## fmad_fp32
module fmad_fp32
  (
   input         clk,
   input         reset,
   input         req,
   input [31:0]  x,
   input [31:0]  y,
   input [31:0]  z,
   output [31:0] rslt,
   output [4:0]  flag
   );
   wire signed [31:0] acc0, acc1, acc2, acc3;
   wire signed [9:0]  exp0, exp1, exp2, exp3;
   fmad fmad
     (
      .clk(clk),
      .reset(reset),
      .req(req),
      .req_command(1),
      .x(x),
      .y(y),
      .z(z),
      .w(32'h0),
      .acc0(acc0), .acc1(acc1), .acc2(acc2), .acc3(acc3),
      .exp0(exp0), .exp1(exp1), .exp2(exp2), .exp3(exp3),
      .rslt(rslt),
      .flag(flag)
   );
endmodule
Settings: LEC_CHECK=0, ABC_AREA=1, CAP_MARGIN=40, CORE_ASPECT_RATIO=1.34, CORE_MARGIN=2, CORE_UTILIZATION=72, CTS_CLUSTER_SIZE=10, PLACE_DENSITY=0.38, SETUP_SLACK_MARGIN=0.59, SLEW_MARGIN=20, TNS_END_PERCENT=5; clock period 2.09 ns.
run.sh (not shown) runs the stock make flow with config.mk's settings and CLKGATE_MAP_FILE=.
The starting point ended with an error in clock tree synthesis.
==> next run, changes <==
Settings changed: ABC_AREA 1 to default, CAP_MARGIN 40 to 20, CORE_ASPECT_RATIO 1.34 to default, CORE_UTILIZATION 72 to 40, CTS_CLUSTER_SIZE 10 to default, PLACE_DENSITY 0.38 to default, SETUP_SLACK_MARGIN 0.59 to default, TNS_END_PERCENT 5 to default.
Clock period 2.09 ns to 17.5 ns, I/O delays scaled along.
Now the flow produced a clean layout.
Synthesized cell count drops by about a fifth.
Synthesized area climbs slightly.
Die area climbs by well over a third.
==> next run, changes <==
Settings changed: CORE_UTILIZATION 40 to 72, CTS_CLUSTER_SIZE from default to 100, PLACE_DENSITY from default to 0.42, TNS_END_PERCENT from default to 10.
Clock period 17.5 ns to 9.02 ns, I/O delays scaled along.
- The changed run did not get past global routing
- area after synthesis does not change
- synthesized cell count stays the same
- die size fell by about 44%
==> next run, changes <==
Settings changed: CAP_MARGIN 20 to 15, CTS_CLUSTER_SIZE 100 to 40, PLACE_DENSITY 0.42 to default, TNS_END_PERCENT 10 to default.
Clock period 9.02 ns to 13.6 ns, I/O delays scaled along.
Effect:
- The new run ran to the end with violations: setup timing
- die size does not change
- area after synthesis does not change
- synthesized cell count does not change

* * *

oak:
fmad_fp32 again, from the RTL that the note above started with.
## fmad_fp32
module fmad_fp32
  (
   input         clk,
   input         reset,
   input         req,
   input [31:0]  x,
   input [31:0]  y,
   input [31:0]  z,
   output [31:0] rslt,
   output [4:0]  flag
   );
clock: 14.7 ns
lec_check: 0
cap_margin: 10
cell_pad_in_sites_detail_placement: 1
core_aspect_ratio: 1.72
core_margin: 8
core_utilization: 40
cts_cluster_size: 45
gpl_routability_driven: 1
gpl_timing_driven: 0
min_routing_layer: met1
setup_slack_margin: -0.65
slew_margin: 20
oak: complete, dirty (negative setup slack)
Changes in pine relative to oak:
- MIN_ROUTING_LAYER removed (was met1)
- CORE_MARGIN changed from 8 to 2
- CELL_PAD_IN_SITES_DETAIL_PLACEMENT removed (was 1)
- CAP_MARGIN changed from 10 to 20
- CORE_UTILIZATION changed from 40 to 72
- CTS_CLUSTER_SIZE changed from 45 to 10
- GPL_TIMING_DRIVEN removed (was 0)
- SETUP_SLACK_MARGIN changed from -0.65 to 0.59
- CORE_ASPECT_RATIO changed from 1.72 to 1.34
- ABC_AREA newly set to 1
- GPL_ROUTABILITY_DRIVEN removed (was 1)
- the clock period (ns, I/O delays scaled along) changed from 14.7 to 2.09
==> comparison <==
pine: aborted in detailed placement (tool error). On effective utilization at floorplan: between pine and oak, it ends up higher for pine. Relative to oak, count of different cell masters after synthesis has decreased by 39% in pine. Against oak, synthesis area per yosys in pine fell slightly. Changes observed in pine relative to oak: mean cell area of the mapped netlist shows a reduction of 16%, core outline area shows a reduction of 45%, instance tally after logic synthesis shows an increase of about 18%. pine vs oak: post-synthesis sequential area ratio up. Compared with oak, in pine post-synthesis compound-gate area fraction has increased; synthesized area saw a decrease.

* * *

Setup of v37:
fmad_fp32 again, from the RTL that the note above started with.
export LEC_CHECK = 0
export CAP_MARGIN = 10
export CELL_PAD_IN_SITES_DETAIL_PLACEMENT = 2
export CORE_ASPECT_RATIO = 0.75
export CORE_MARGIN = 10
export CORE_UTILIZATION = 72
export CTS_CLUSTER_SIZE = 22
export GPL_ROUTABILITY_DRIVEN = 1
export GPL_TIMING_DRIVEN = 1
export PLACE_DENSITY_LB_ADDON = 0.1
export SETUP_SLACK_MARGIN = 1.69
export SLEW_MARGIN = 20
export TNS_END_PERCENT = 70
create_clock -name core_clock -period 10.7 [get_ports {clk}]
v37 | ERROR | detailed placement (3_5_place_dp)
Input changes introduced in v44 (baseline for comparison: v37):
Settings: a change of CAP_MARGIN from 10 to 0; an added PLACE_DENSITY of 0.36; a deleted GPL_TIMING_DRIVEN that had been 1; a deleted CELL_PAD_IN_SITES_DETAIL_PLACEMENT that had been 2; a change of CORE_MARGIN from 10 to 2; a deleted SETUP_SLACK_MARGIN that had been 1.69; a deleted GPL_ROUTABILITY_DRIVEN that had been 1; a change of CTS_CLUSTER_SIZE from 22 to 100; a change of TNS_END_PERCENT from 70 to 40; a deleted PLACE_DENSITY_LB_ADDON that had been 0.1; a deleted CORE_ASPECT_RATIO that had been 0.75; an added CTS_CLUSTER_DIAMETER of 301; a change of the clock period (ns, I/O delays scaled along) from 10.7 to 9.7.
Results
Each of v37 and v44 falls short of a clean finish. v44 did not run to completion, as it errored out during global routing (5_1_grt). [compare] base=v37 new=v44: width of the die fell 17%; placeable core region level; vertical die size now sits higher; area after synthesis barely changed; count of standard-cell rows went up. Number of instances in the synthesized netlist came out exactly the same in v44 and v37. v37 → v44: final weighted congestion in routability-driven placement saw an increase, die area lower. Of v44 and v37, v37 shows the lower pre-placement core utilization, with v44 above it.
diff inputs: v44 => v1
Settings: CAP_MARGIN now 20, was 0; CORE_UTILIZATION now 40, was 72; CTS_CLUSTER_DIAMETER no longer set, was 301; CTS_CLUSTER_SIZE no longer set, was 100; TNS_END_PERCENT no longer set, was 40; PLACE_DENSITY no longer set, was 0.36; the clock period (ns, I/O delays scaled along) now 16.8, was 9.7.
Findings:
v1 finished every step from synthesis to the final layout, and the layout passed the timing, DRC and antenna checks.
v44 never completed, since it errored out during global routing (5_1_grt).
As far as proportion of register bits with asynchronous set or reset after synthesis goes, v44 and v1 are indistinguishable; the numbers are identical.
Between v1 and v44, the number of core rows is lower for v44.
v1 vs. v44: count of cells resized by post-cts repair dropped 429, fraction of the core area occupied by cells at floorplan dropped 33 points.
For synthesized area per cell, v44 and v1 come out practically identical.
v1 vs. v44: number of CTS-inserted buffers went up by 28.
Worst setup timing slack at the placement stage | v1 above v44
Compared to v44, v1 has half-perimeter wire length after placement about 6% lower.
Inputs modified between v1 and v48:
Settings: CORE_UTILIZATION: 40 -> 65; the clock period (ns, I/O delays scaled along): 16.8 -> 13.6.
==> comparison <==
- From the logs: v48 reached the end of the flow and failed the layout checks with setup timing.
- Measured against v48, the pin count of the biggest net entering global routing of v1 comes out at 0.79 times the reference value.
- Core utilization was higher in v48 than in v1.
- In v48, the sum of buffers and inverters on the critical path came out 4 below the value in v1.
- First-pass GRT wire length went down by a few percent going from v1 to v48.
- Latest clock arrival within the worst-skew pair of v1 is on par with v48.
- In the reports for v1 and v48, the larger first-iteration DRC count belongs to v48.
- Area growth from synthesis to layout, v1 and v48: larger value in v48
- Relative to v1, post-route cell area increased by about 3% in v48.
- Number of buffers other than clock buffers in the final layout (v48 over v1): increase, 270
- Compared with v1, count of clock-buffer cells in the layout in v48 decreased by a few percent.
The inputs of v42 differ from those of v48 as listed below.
Settings: CORE_UTILIZATION: 65 -> 72; CAP_MARGIN: 20 -> 10; CTS_CLUSTER_SIZE: unset -> 36; the clock period (ns, I/O delays scaled along): 13.6 -> 14.6.
Notes after the runs:
Of v42 and v48, not a single run came through the flow clean. Every stage of v48 finished as expected; the final checks, on the other hand, flagged setup timing, which means the layout fails. Post-cts repair resize count on v42 is down relative to v48. Diff v48 -> v42: ratio of routed vias to standard cells shows an increase of 0.40, post-layout period usage of the worst path shows a reduction of 6.8 points, width of the die shows a reduction of about 5%, count of input and output buffers shows no meaningful change. Summary: design area, v42 better than v48. Row hold slack: v42 higher / v48 lower. Compared with v48, v42 shows detailed-placement wirelength estimate that has gone down by a few percent. Across both runs, wire length was lower for v42 than for v48. Fraction of area in registers up 0.38 points in v42 wrt v48.

* * *

fmad_fp32 again, from the RTL that the note above started with.
Settings: LEC_CHECK=0, ABC_AREA=1, CAP_MARGIN=20, CORE_ASPECT_RATIO=1.34, CORE_MARGIN=2, CORE_UTILIZATION=72, CTS_CLUSTER_SIZE=10, GPL_TIMING_DRIVEN=0, PLACE_DENSITY=0.43, SETUP_SLACK_MARGIN=-0.17, SLEW_MARGIN=20; clock period 2.09 ns.
The baseline did not get past global routing (GRT-0116).
Next try:
==> flow/config.mk (replaced) <==
export PLATFORM = sky130hd
export DESIGN_NAME = fmad_fp32
export DESIGN_NICKNAME = fmad_fp32
export VERILOG_FILES = /design/flow/design.v
export SDC_FILE = /design/flow/constraint.sdc
export NUM_CORES = 4
export LEC_CHECK = 0
export CAP_MARGIN = 20
export CORE_MARGIN = 2
export CORE_UTILIZATION = 58
export SLEW_MARGIN = 20
==> flow/constraint.sdc (replaced) <==
create_clock -name core_clock -period 9.35 [get_ports {clk}]
set_input_delay 1.8700 -clock core_clock [delete_from_list [all_inputs] [get_ports {clk}]]
set_output_delay 1.8700 -clock core_clock [all_outputs]
set_load 0.01 [all_outputs]
Outcome: This time the run reached the layout checks and failed them: setup timing; die area went up by 25%; area after synthesis went up by 0.88%; synthesized cell count went down by 15%.
Next try:
--- a/flow/config.mk
+++ b/flow/config.mk
@@ -7,5 +7,12 @@
 export LEC_CHECK = 0
-export CAP_MARGIN = 20
+export ABC_AREA = 1
+export CAP_MARGIN = 15
 export CORE_MARGIN = 2
-export CORE_UTILIZATION = 58
+export CORE_UTILIZATION = 72
+export CTS_CLUSTER_DIAMETER = 319
+export CTS_CLUSTER_SIZE = 98
+export HOLD_SLACK_MARGIN = 0.29
+export PLACE_DENSITY = 0.39
+export SETUP_SLACK_MARGIN = 2.77
 export SLEW_MARGIN = 20
+export TNS_END_PERCENT = 10
Now the flow failed in global routing on GRT-0116.
Die size decreases by about a fifth.
Area after synthesis decreases slightly.
Synthesized cell count increases by about a fifth.

* * *

## build 87
Starting RTL as in the previous note.
make LEC_CHECK=0 ABC_AREA=1 CAP_MARGIN=0 CELL_PAD_IN_SITES_DETAIL_PLACEMENT=2 CELL_PAD_IN_SITES_GLOBAL_PLACEMENT=2 CORE_ASPECT_RATIO=0.63 CORE_MARGIN=9 CORE_UTILIZATION=59 CTS_CLUSTER_DIAMETER=261 CTS_CLUSTER_SIZE=36 GPL_TIMING_DRIVEN=0 HOLD_SLACK_MARGIN=0.3 MAX_ROUTING_LAYER=met4 PLACE_DENSITY_LB_ADDON=0.19 SETUP_SLACK_MARGIN=1.48 SLEW_MARGIN=30 TNS_END_PERCENT=90 finish   # period 15.1 ns
Status: build 87 FAILED at 3_1_place_gp_skip_io (tool error)
What build 12 does differently from build 87 at the input level:
- a change of CORE_MARGIN from 9 to 2
- a change of CORE_UTILIZATION from 59 to 51
- a deleted ABC_AREA that had been 1
- a deleted SETUP_SLACK_MARGIN that had been 1.48
- a deleted CELL_PAD_IN_SITES_DETAIL_PLACEMENT that had been 2
- a deleted PLACE_DENSITY_LB_ADDON that had been 0.19
- a change of CAP_MARGIN from 0 to 20
- a deleted MAX_ROUTING_LAYER that had been met4
- a deleted TNS_END_PERCENT that had been 90
- a change of SLEW_MARGIN from 30 to 20
- a deleted HOLD_SLACK_MARGIN that had been 0.3
- a deleted CTS_CLUSTER_DIAMETER that had been 261
- a deleted GPL_TIMING_DRIVEN that had been 0
- a deleted CORE_ASPECT_RATIO that had been 0.63
- a deleted CTS_CLUSTER_SIZE that had been 36
- a deleted CELL_PAD_IN_SITES_GLOBAL_PLACEMENT that had been 2
- a change of the clock period (ns, I/O delays scaled along) from 15.1 to 16.8
[summary]
AND-OR/OR-AND share of the synthesized area in build 12 vs build 87: down 2.1 points
[build 12 vs build 87] area figure in the yosys stat output: higher in build 12
Build 12 finished end to end and its layout was clean on timing, DRC and antenna.
Min die boundary width across build 12 and build 87: build 12
Cell area after synthesis (build 12 vs. build 87) increases slightly
--- input diff build 12..build 32 ---
- CTS_CLUSTER_SIZE now 100, previously not set
- CTS_CLUSTER_DIAMETER now 301, previously not set
- TNS_END_PERCENT now 20, previously not set
- CAP_MARGIN now 0, was 20
- CORE_UTILIZATION now 72, was 51
- PLACE_DENSITY now 0.36, previously not set
- the clock period (ns, I/O delays scaled along) now 9.0, was 16.8
### Flow results
Build 32 did not finish; the tool stopped in 5_1_grt with error GRT-0116. The number of post-CTS setup repair buffers in build 32 was higher than what build 12 gave. In the flow results for build 32 and build 12, the final weighted congestion in routability-driven placement is smaller on build 12. Build 32 vs. build 12: area of the mapped netlist closely matched the old numbers; number of port buffers closely matched the old numbers; die size decreased by 30000 um2 relative to the old numbers. In build 32 the total number of placement rows turned out 16% lower than in build 12. Looking at number of buffers added by the clock tree synthesis step, build 32 sits 31 lower than build 12 does.

* * *

== try-juniper ==
Starting RTL as in the previous note.
Design fmad_fp32, start of the top module:
module fmad_fp32
  (
   input         clk,
   input         reset,
   input         req,
   input [31:0]  x,
   input [31:0]  y,
   input [31:0]  z,
   output [31:0] rslt,
   output [4:0]  flag
   );
make LEC_CHECK=0 CAP_MARGIN=10 CELL_PAD_IN_SITES_DETAIL_PLACEMENT=1 CORE_ASPECT_RATIO=1.72 CORE_MARGIN=8 CORE_UTILIZATION=40 GPL_ROUTABILITY_DRIVEN=1 MIN_ROUTING_LAYER=met1 SETUP_SLACK_MARGIN=-0.65 SLEW_MARGIN=20 finish   # period 14.7 ns
Although try-juniper finished all stages, its layout failed final checks on negative setup slack.
Modified inputs, try-nickel compared to try-juniper
Settings: a change of CAP_MARGIN from 10 to 20; a change of MIN_ROUTING_LAYER from met1 to met2.
Results
The flow for try-nickel finished, though final verification flagged negative setup slack.

* * *

Starting RTL as in the previous note.
// fmad_fp32
module fmad_fp32
  (
   input         clk,
   input         reset,
   input         req,
   input [31:0]  x,
   input [31:0]  y,
   input [31:0]  z,
   output [31:0] rslt,
   output [4:0]  flag
   );
Settings: LEC_CHECK=0, ABC_AREA=1, CAP_MARGIN=15, CORE_MARGIN=2, CORE_UTILIZATION=72, CTS_CLUSTER_DIAMETER=319, CTS_CLUSTER_SIZE=98, PLACE_DENSITY=0.39, SETUP_SLACK_MARGIN=2.77, SLEW_MARGIN=20, TNS_END_PERCENT=10; clock period 9.35 ns.
The first run ended with an error in 5_1_grt.
Change:
CTS_CLUSTER_DIAMETER = 209   (was 319)
CTS_CLUSTER_SIZE = 17   (was 98)
PLACE_DENSITY = default   (was 0.39)
SETUP_SLACK_MARGIN = default   (was 2.77)
TNS_END_PERCENT = default   (was 10)
clock period = 13.6 ns   (was 9.35 ns; I/O delays follow)
After rerunning: This time the run ran to the end with no violations. Die size stays the same. Area after synthesis is unchanged. Synthesized cell count stays the same.
Change:
CORE_ASPECT_RATIO = 0.5   (was default)
CTS_CLUSTER_DIAMETER = 201   (was 209)
CTS_CLUSTER_SIZE = 72   (was 17)
SETUP_SLACK_MARGIN = 3.18   (was default)
clock period = 11.0 ns   (was 13.6 ns; I/O delays follow)
=>
- The changed run did not get past 5_1_grt, error GRT-0116
- die area is about the same
- synthesized cell count does not change
- synthesized area stays the same
Change:
CTS_CLUSTER_DIAMETER = 307   (was 201)
CTS_CLUSTER_SIZE = 100   (was 72)
PLACE_DENSITY = 0.42   (was default)
SETUP_SLACK_MARGIN = 3.88   (was 3.18)
TNS_END_PERCENT = 10   (was default)
clock period = 13.2 ns   (was 11.0 ns; I/O delays follow)
=>
- The changed run never finished: it broke off in 5_1_grt
- synthesized cell count is unchanged
- die size stays the same
- area after synthesis does not change
Change:
CORE_ASPECT_RATIO = default   (was 0.5)
CTS_CLUSTER_DIAMETER = 319   (was 307)
CTS_CLUSTER_SIZE = 98   (was 100)
PLACE_DENSITY = 0.86   (was 0.42)
SETUP_SLACK_MARGIN = default   (was 3.88)
clock period = 9.91 ns   (was 13.2 ns; I/O delays follow)
Result: The new run died in 5_1_grt with GRT-0116; synthesized area is unchanged; synthesized cell count does not change; die size stays flat.
